## delta
// clock
module clock(
    input clk,
    input rst,
    input adjust, up, up_ten,
    input h24, world_clock,
    input usa, england, spain,
    input sw_stopwatch,
    input sw_timer,
    input sw_alarm_set,
    input btn_stp_start,
    input btn_stp_reset,
    input btn_alarm_toggle,
    input btn_alarm_stop,
    output [7:0] seg_data, seg_com, seg7,
    output am, pm,
    output led4, led6, led8, 
    output LCD_RS, LCD_RW, LCD_E,
    output [7:0] LCD_DATA,
    output [3:0] rgb_r,
    output piezo_out 
    );
==> flow/config.mk <==
export PLATFORM = sky130hd
export DESIGN_NAME = clock
export DESIGN_NICKNAME = clock
export VERILOG_FILES = /design/flow/design.v
export SDC_FILE = /design/flow/constraint.sdc
export NUM_CORES = 4
export LEC_CHECK = 0
export CAP_MARGIN = 5
export CORE_MARGIN = 2
export CORE_UTILIZATION = 72
export CTS_CLUSTER_DIAMETER = 79
export HOLD_SLACK_MARGIN = -0.09
export SETUP_SLACK_MARGIN = 3.45
export SLEW_MARGIN = 20
export TNS_END_PERCENT = 5
==> flow/constraint.sdc <==
create_clock -name core_clock -period 11.7 [get_ports {clk}]
set_input_delay 2.3400 -clock core_clock [delete_from_list [all_inputs] [get_ports {clk}]]
set_output_delay 2.3400 -clock core_clock [all_outputs]
set_load 0.01 [all_outputs]
run.sh (not shown) runs the stock make flow with config.mk's settings and CLKGATE_MAP_FILE=.
Status delta: flow complete, layout not clean - negative setup slack
> inputs changed (delta -> epsilon)
- CAP_MARGIN changed from 5 to 20
- SETUP_SLACK_MARGIN changed from 3.45 to 1.63
- TNS_END_PERCENT removed (was 5)
- HOLD_SLACK_MARGIN removed (was -0.09)
- CTS_CLUSTER_DIAMETER changed from 79 to 218
- CORE_UTILIZATION changed from 72 to 65
- the clock period (ns, I/O delays scaled along) changed from 11.7 to 10.6
### Flow results
Ran to the end and failed final checks on negative setup slack: epsilon. epsilon ends up with a number of vias after detailed routing that is about 0.44% lower than in delta. Re global-route usage over all layers: delta and epsilon aren't equal, and the lower value belongs to epsilon. Against delta, worst-case headroom to the max-slew limit in epsilon came out better. Compared with delta, epsilon shows a total length of routed wires that is 3.5% higher. epsilon: critical path required time 0.88 ns below delta. Comparing area growth from synthesis to final layout for delta and epsilon, the smaller number came from delta. Relative to delta, epsilon improves final worst hold slack. Compared with delta, in epsilon number of placement rows now larger, critical path depth now larger. Across both runs, post-route clock period utilization was higher for epsilon than for delta. Compared with delta, epsilon degrades worst setup slack after layout.

========
== run A ==
clock again, from the RTL that the note above started with.
Settings: LEC_CHECK=0, ABC_AREA=0, CAP_MARGIN=20, CORE_ASPECT_RATIO=0.56, CORE_MARGIN=2, CORE_UTILIZATION=17, CTS_CLUSTER_DIAMETER=119, CTS_CLUSTER_SIZE=24, GPL_ROUTABILITY_DRIVEN=1, HOLD_SLACK_MARGIN=-0.07, SETUP_SLACK_MARGIN=-0.41, SLEW_MARGIN=20; clock period 7.69 ns.
Finished, but not clean: run A, with negative setup slack.
Input changes introduced in run B (baseline for comparison: run A):
==> flow/config.mk <==
export PLATFORM = sky130hd
export DESIGN_NAME = clock
export DESIGN_NICKNAME = clock
export VERILOG_FILES = /design/flow/design.v
export SDC_FILE = /design/flow/constraint.sdc
export NUM_CORES = 4
export LEC_CHECK = 0
export CAP_MARGIN = 20
export CORE_MARGIN = 2
export CORE_UTILIZATION = 52
export SLEW_MARGIN = 20
==> flow/constraint.sdc <==
create_clock -name core_clock -period 11.5 [get_ports {clk}]
set_input_delay 2.3000 -clock core_clock [delete_from_list [all_inputs] [get_ports {clk}]]
set_output_delay 2.3000 -clock core_clock [all_outputs]
set_load 0.01 [all_outputs]
--- outcome ---
- What the final checks of run B revealed, after a flow that finished every stage, was a layout that fails on negative setup slack.
- Comparing run B against run A, there is no change at all in post-synth area from yosys stat.
- Summary of run B over run A: setup slack rose 3.03 ns, number of ordinary and repair buffers in the finished layout fell about 17%, number of instances resized during post-cts repair fell 23.
- Die size: run B is under run A
- Compared with run A, run B shows a clock-buffer cell count that is 27 higher.
> inputs changed (run B -> run C)
diff --git a/flow/config.mk b/flow/config.mk
--- a/flow/config.mk
+++ b/flow/config.mk
@@ -9,3 +9,3 @@
 export CORE_MARGIN = 2
-export CORE_UTILIZATION = 52
+export CORE_UTILIZATION = 40
 export SLEW_MARGIN = 20
==> flow/constraint.sdc <==
create_clock -name core_clock -period 20.0 [get_ports {clk}]
set_input_delay 4.0000 -clock core_clock [delete_from_list [all_inputs] [get_ports {clk}]]
set_output_delay 4.0000 -clock core_clock [all_outputs]
set_load 0.01 [all_outputs]
--- outcome ---
Run C | status: complete | timing, DRC, antenna: pass
Going from run B to run C, worst path arrival time now larger, final-layout clock buffer total shows no meaningful change.
Launch point of the critical path: usa -> run C, u_counter.cur_h_ten[1] -> run B
The final hold slack in run C was lower than what run B gave.
Lower count of non-CTS buffers in the layout among run B and run C: run C
Area figure in the yosys stat output: run C vs run B identical
Run B has a lower antenna cell count than run C.
Worst setup slack: run C vs run B up 2.50 ns
Run C vs run B: ratio of final minimum period to clock period down
In run C, the share of the core filled with cells came out 20 points below the value in run B.
Diff run B -> run C | pin count of the biggest net entering global routing | down slightly
Run C vs run B, summed area of non-filler cells in the final layout went down by 2400 sq um.
Input-level comparison between run D and run C:
diff --git a/flow/config.mk b/flow/config.mk
--- a/flow/config.mk
+++ b/flow/config.mk
@@ -7,5 +7,7 @@
 export LEC_CHECK = 0
-export CAP_MARGIN = 20
+export ABC_AREA = 1
+export CAP_MARGIN = 10
 export CORE_MARGIN = 2
-export CORE_UTILIZATION = 40
+export CORE_UTILIZATION = 72
+export CTS_CLUSTER_SIZE = 96
 export SLEW_MARGIN = 20
==> flow/constraint.sdc <==
create_clock -name core_clock -period 10.4 [get_ports {clk}]
set_input_delay 2.0800 -clock core_clock [delete_from_list [all_inputs] [get_ports {clk}]]
set_output_delay 2.0800 -clock core_clock [all_outputs]
set_load 0.01 [all_outputs]
Findings:
The final report for run D shows a completed flow and a layout that fails verification, specifically negative setup slack. | register-to-register slack | run D vs run C | 9.98 ns lower |. Sort run C and run D by synthesized cell count, descending, and run D comes first. Run D vs run C, post-synthesis share of cell area spent on and, or, nand and nor gates went up by 7.3 points. | cell area after technology mapping | run C vs run D | ≈ equal |. Relative to run C, initial core utilization increased by 33 points in run D.

========
== job 7430 ==
clock again, from the RTL that the note above started with.
==> flow/config.mk <==
export PLATFORM = sky130hd
export DESIGN_NAME = clock
export DESIGN_NICKNAME = clock
export VERILOG_FILES = /design/flow/design.v
export SDC_FILE = /design/flow/constraint.sdc
export NUM_CORES = 4
export LEC_CHECK = 0
export ABC_AREA = 1
export CAP_MARGIN = 20
export CORE_MARGIN = 2
export CORE_UTILIZATION = 65
export SLEW_MARGIN = 20
==> flow/constraint.sdc <==
create_clock -name core_clock -period 12.4 [get_ports {clk}]
set_input_delay 2.4800 -clock core_clock [delete_from_list [all_inputs] [get_ports {clk}]]
set_output_delay 2.4800 -clock core_clock [all_outputs]
set_load 0.01 [all_outputs]
Job 7430 closes out successfully: all stages finished, all timing, DRC and antenna checks passed.
Edits applied to the flow inputs when going from job 7430 to job 4642:
-- flow/config.mk --
<<< job 7430, line 8
export ABC_AREA = 1
>>> job 4642, line 8
<<< job 7430, line 11
export CORE_UTILIZATION = 65
>>> job 4642, line 10
export CORE_UTILIZATION = 71
export CTS_CLUSTER_DIAMETER = 218
export CTS_CLUSTER_SIZE = 22
export SETUP_SLACK_MARGIN = 1.63
==> flow/constraint.sdc <==
create_clock -name core_clock -period 13.5 [get_ports {clk}]
set_input_delay 2.7000 -clock core_clock [delete_from_list [all_inputs] [get_ports {clk}]]
set_output_delay 2.7000 -clock core_clock [all_outputs]
set_load 0.01 [all_outputs]
Notes after the runs:
- [job 4642] average footprint of a synthesized cell rose about 18% relative to job 7430
- Job 4642 vs. job 7430: sum of buffers and inverters on the critical path fell by 4, clock tree cell share of total cell area down 2.4 points.
> inputs changed (job 4642 -> job 2210)
-- flow/config.mk --
<<< job 4642, line 8
>>> job 2210, line 8
export ABC_AREA = 1
<<< job 4642, line 10
export CORE_UTILIZATION = 71
>>> job 2210, line 11
export CORE_UTILIZATION = 72
<<< job 4642, line 12
export CTS_CLUSTER_SIZE = 22
>>> job 2210, line 13
export CTS_CLUSTER_SIZE = 14
export HOLD_SLACK_MARGIN = -0.08
export PLACE_DENSITY_LB_ADDON = 0.28
==> flow/constraint.sdc <==
create_clock -name core_clock -period 12.7 [get_ports {clk}]
set_input_delay 2.5400 -clock core_clock [delete_from_list [all_inputs] [get_ports {clk}]]
set_output_delay 2.5400 -clock core_clock [all_outputs]
set_load 0.01 [all_outputs]
[summary]
Sort job 4642 and job 2210 by number of logic stages on the critical path including buffering, descending, and job 2210 comes first.
From job 4642 to job 2210 the numbers moved as follows: area fraction in mux cells moved down, sum of routed wire segments on met1 moved down.
The placement-stage worst setup slack in job 2210 sits 0.29 ns below the value recorded for job 4642.
Job 2210 against job 4642: synthesis-to-finish area growth went up by 1.7 points; required time reported for the critical path endpoint went down by 0.64 ns.
Every stage of job 2210 finished as expected; the final checks, on the other hand, flagged setup timing, which means the layout fails.
Modified inputs, job 3508 compared to job 2210
-- flow/config.mk --
<<< job 2210, line 11
export CORE_UTILIZATION = 72
export CTS_CLUSTER_DIAMETER = 218
export CTS_CLUSTER_SIZE = 14
export HOLD_SLACK_MARGIN = -0.08
export PLACE_DENSITY_LB_ADDON = 0.28
export SETUP_SLACK_MARGIN = 1.63
>>> job 3508, line 11
export CORE_UTILIZATION = 71
export PLACE_DENSITY_LB_ADDON = 0.27
export SETUP_SLACK_MARGIN = 2.39
==> flow/constraint.sdc <==
create_clock -name core_clock -period 17.7 [get_ports {clk}]
set_input_delay 3.5400 -clock core_clock [delete_from_list [all_inputs] [get_ports {clk}]]
set_output_delay 3.5400 -clock core_clock [all_outputs]
set_load 0.01 [all_outputs]
## What came out
Job 3508: no failed stages, no open violations at the end. From job 2210 to job 3508 the numbers moved as follows: largest fanout on the critical path higher, wire length now smaller, total track usage now sits lower, non-clock buffer count moved down, die area went up about 1.4%.
--- input diff job 3508..job 2660 ---
-- flow/config.mk --
<<< job 3508, line 8
export ABC_AREA = 1
>>> job 2660, line 8
<<< job 3508, line 11
export CORE_UTILIZATION = 71
export PLACE_DENSITY_LB_ADDON = 0.27
export SETUP_SLACK_MARGIN = 2.39
>>> job 2660, line 10
export CORE_UTILIZATION = 65
==> flow/constraint.sdc <==
create_clock -name core_clock -period 13.7 [get_ports {clk}]
set_input_delay 2.7400 -clock core_clock [delete_from_list [all_inputs] [get_ports {clk}]]
set_output_delay 2.7400 -clock core_clock [all_outputs]
set_load 0.01 [all_outputs]
Notes after the runs:
What job 3508 reported for area used by multi-input combinational logic has to be multiplied by 1.12 to get the figure for job 2660.
Measured against each other, job 3508 and job 2660 differ in site row count, the lower figure coming from job 3508.
Looking at final clock period utilization by the worst path, job 2660 sits 14 points above job 3508.
> inputs changed (job 2660 -> job 3242)
-- flow/config.mk --
<<< job 2660, line 10
export CORE_UTILIZATION = 65
>>> job 3242, line 10
export CORE_UTILIZATION = 72
export CTS_CLUSTER_DIAMETER = 28
export CTS_CLUSTER_SIZE = 43
export PLACE_DENSITY_LB_ADDON = 0.21
export SETUP_SLACK_MARGIN = 3.45
==> flow/constraint.sdc <==
create_clock -name core_clock -period 11.7 [get_ports {clk}]
set_input_delay 2.3400 -clock core_clock [delete_from_list [all_inputs] [get_ports {clk}]]
set_output_delay 2.3400 -clock core_clock [all_outputs]
set_load 0.01 [all_outputs]
--- outcome ---
- In the summary table, job 3242 is marked failed, with error GRT-0232 raised in 5_1_grt.
- Going from job 2660 to job 3242, mean post-synth cell area saw little to no change, chip area from the yosys synthesis statistics roughly the same, total clock sinks barely changed.
- Of job 3242 and job 2660, it is job 3242 that has the higher floorplan core density.
- [compare] base=job 2660 new=job 3242: number of buffers created by CTS +94%; floorplan die width -9.0 um; die boundary height -9.0 um; count of cells resized by post-cts repair +68.
- Going from job 2660 to job 3242, post-placement worst setup slack shrinks by 1.17 ns.
- Looking at number of setup buffers added after CTS, job 3242 sits 34 above job 2660.

========
clock again, from the RTL that the note above started with.
clock: 18.6 ns
lec_check: 0
cap_margin: 20
core_margin: 2
core_utilization: 40
slew_margin: 20
==> next run, changes <==
- CORE_UTILIZATION: 40 -> 10
- clock period: 18.6 -> 22.0 ns (I/O delays scaled with it)
- wire length rose by 9.4%
- worst setup slack improves by 1.8 ns
- first-iteration DRC count rose by 12%
- sequential share of layout area fell by 3.2 points

========
old:
Starting RTL as in the previous note.
make LEC_CHECK=0 CAP_MARGIN=20 CORE_MARGIN=2 CORE_UTILIZATION=72 CTS_CLUSTER_SIZE=22 SLEW_MARGIN=20 finish   # period 11.7 ns
Layout checks on old: not met. Flow itself completed; violations: setup timing.
Inputs modified between old and new:
-- flow/config.mk --
<<< old, line 7
export LEC_CHECK = 0
export CAP_MARGIN = 20
export CORE_MARGIN = 2
export CORE_UTILIZATION = 72
export CTS_CLUSTER_SIZE = 22
export SLEW_MARGIN = 20
>>> new, line 7
export LEC_CHECK = 0
export CAP_MARGIN = 30
export CELL_PAD_IN_SITES_DETAIL_PLACEMENT = 2
export CELL_PAD_IN_SITES_GLOBAL_PLACEMENT = 1
export CORE_ASPECT_RATIO = 0.52
export CORE_MARGIN = 7
export CORE_UTILIZATION = 30
export CTS_CLUSTER_SIZE = 51
export HOLD_SLACK_MARGIN = 0.12
export MAX_ROUTING_LAYER = met4
export MIN_ROUTING_LAYER = met2
export PLACE_DENSITY_LB_ADDON = 0.05
export SLEW_MARGIN = 20
From the logs: new reached the end of the flow and failed the layout checks with setup timing.
Compared with old, in new setup slack down 510 ps, via count up about 25%.
Sort old and new by number of cell rows, descending, and new comes first.
Re gate count after technology mapping: no difference whatsoever between old and new.
In new relative to old, fmax had gone down by a few percent.
Sequential share of layout area came out lower on new than on old.
Of new and old, it is new that has the lower overall global routing resource usage.
Starting density of the core in new is 43 points below old.

========
clock again, from the RTL that the note above started with.
Settings: LEC_CHECK=0, CAP_MARGIN=0, CELL_PAD_IN_SITES_GLOBAL_PLACEMENT=0, CORE_MARGIN=2, CORE_UTILIZATION=16, CTS_CLUSTER_SIZE=44, GPL_TIMING_DRIVEN=0, MAX_ROUTING_LAYER=met4, PLACE_DENSITY_LB_ADDON=0.07, SETUP_SLACK_MARGIN=2.28, SLEW_MARGIN=20; clock period 29.3 ns.
The baseline ran to the end with no violations.
==> next run, changes <==
Settings changed: CORE_UTILIZATION 16 to 40, GPL_TIMING_DRIVEN 0 to not set, PLACE_DENSITY_LB_ADDON 0.07 to not set.
What happened: Synthesized cell count does not change; fmax went up by 3.5%; worst setup slack is better by 0.76 ns; register-to-register slack is better by 0.70 ns; via count went down by 1.8%; design area went down by 8.2%; wire length went down by 26%; count of clock-buffer cells in the layout went down by 20.
==> next run, changes <==
Settings changed: CAP_MARGIN 0 to 10, CELL_PAD_IN_SITES_GLOBAL_PLACEMENT 0 to not set, CORE_ASPECT_RATIO set to 0.52, CORE_UTILIZATION 40 to 68, CTS_CLUSTER_SIZE 44 to not set, HOLD_SLACK_MARGIN set to 0.16, SETUP_SLACK_MARGIN 2.28 to not set.
Clock period 29.3 ns to 20.0 ns, I/O delays scaled along.
The new run completed without violations.
Global-route usage went up by 20 points.
Count of clock-buffer cells in the layout went down by 4.
Via count went up by roughly a tenth.
==> next run, changes <==
Settings changed: CAP_MARGIN 10 to 20, CELL_PAD_IN_SITES_GLOBAL_PLACEMENT set to 0, CORE_ASPECT_RATIO 0.52 to not set, CORE_UTILIZATION 68 to 40, CTS_CLUSTER_SIZE set to 33, HOLD_SLACK_MARGIN 0.16 to not set.
Clock period 20.0 ns to 29.3 ns, I/O delays scaled along.
The changed run completed with no timing, DRC or antenna violations.
First-iteration DRC count decreases by 49%.
Critical path depth does not change.
Routed wire length falls by 9.3%.
Via count shrinks by 9.1%.
Register-to-register slack improved by 9.5 ns.
Synthesized area does not change.
Sequential share of layout area goes down by 0.96 points.
Clock-buffer cell count rises by 5.
Non-clock buffer count is higher by 1.
==> next run, changes <==
Settings changed: CELL_PAD_IN_SITES_DETAIL_PLACEMENT set to 2, CORE_UTILIZATION 40 to 16, CTS_CLUSTER_SIZE 33 to 44, GPL_TIMING_DRIVEN set to 0, PLACE_DENSITY_LB_ADDON set to 0.07, SETUP_SLACK_MARGIN set to 2.28, TNS_END_PERCENT set to 40.
Result: Global-route usage goes down by 9.8 points; wire length goes up by 46%; synthesized area stays the same; setup slack is worse by 1.0 ns; non-clock buffer count goes up by 100; worst hold slack is better by 0.023 ns; critical path depth goes up by 2; maximum frequency goes down by 4.4%.
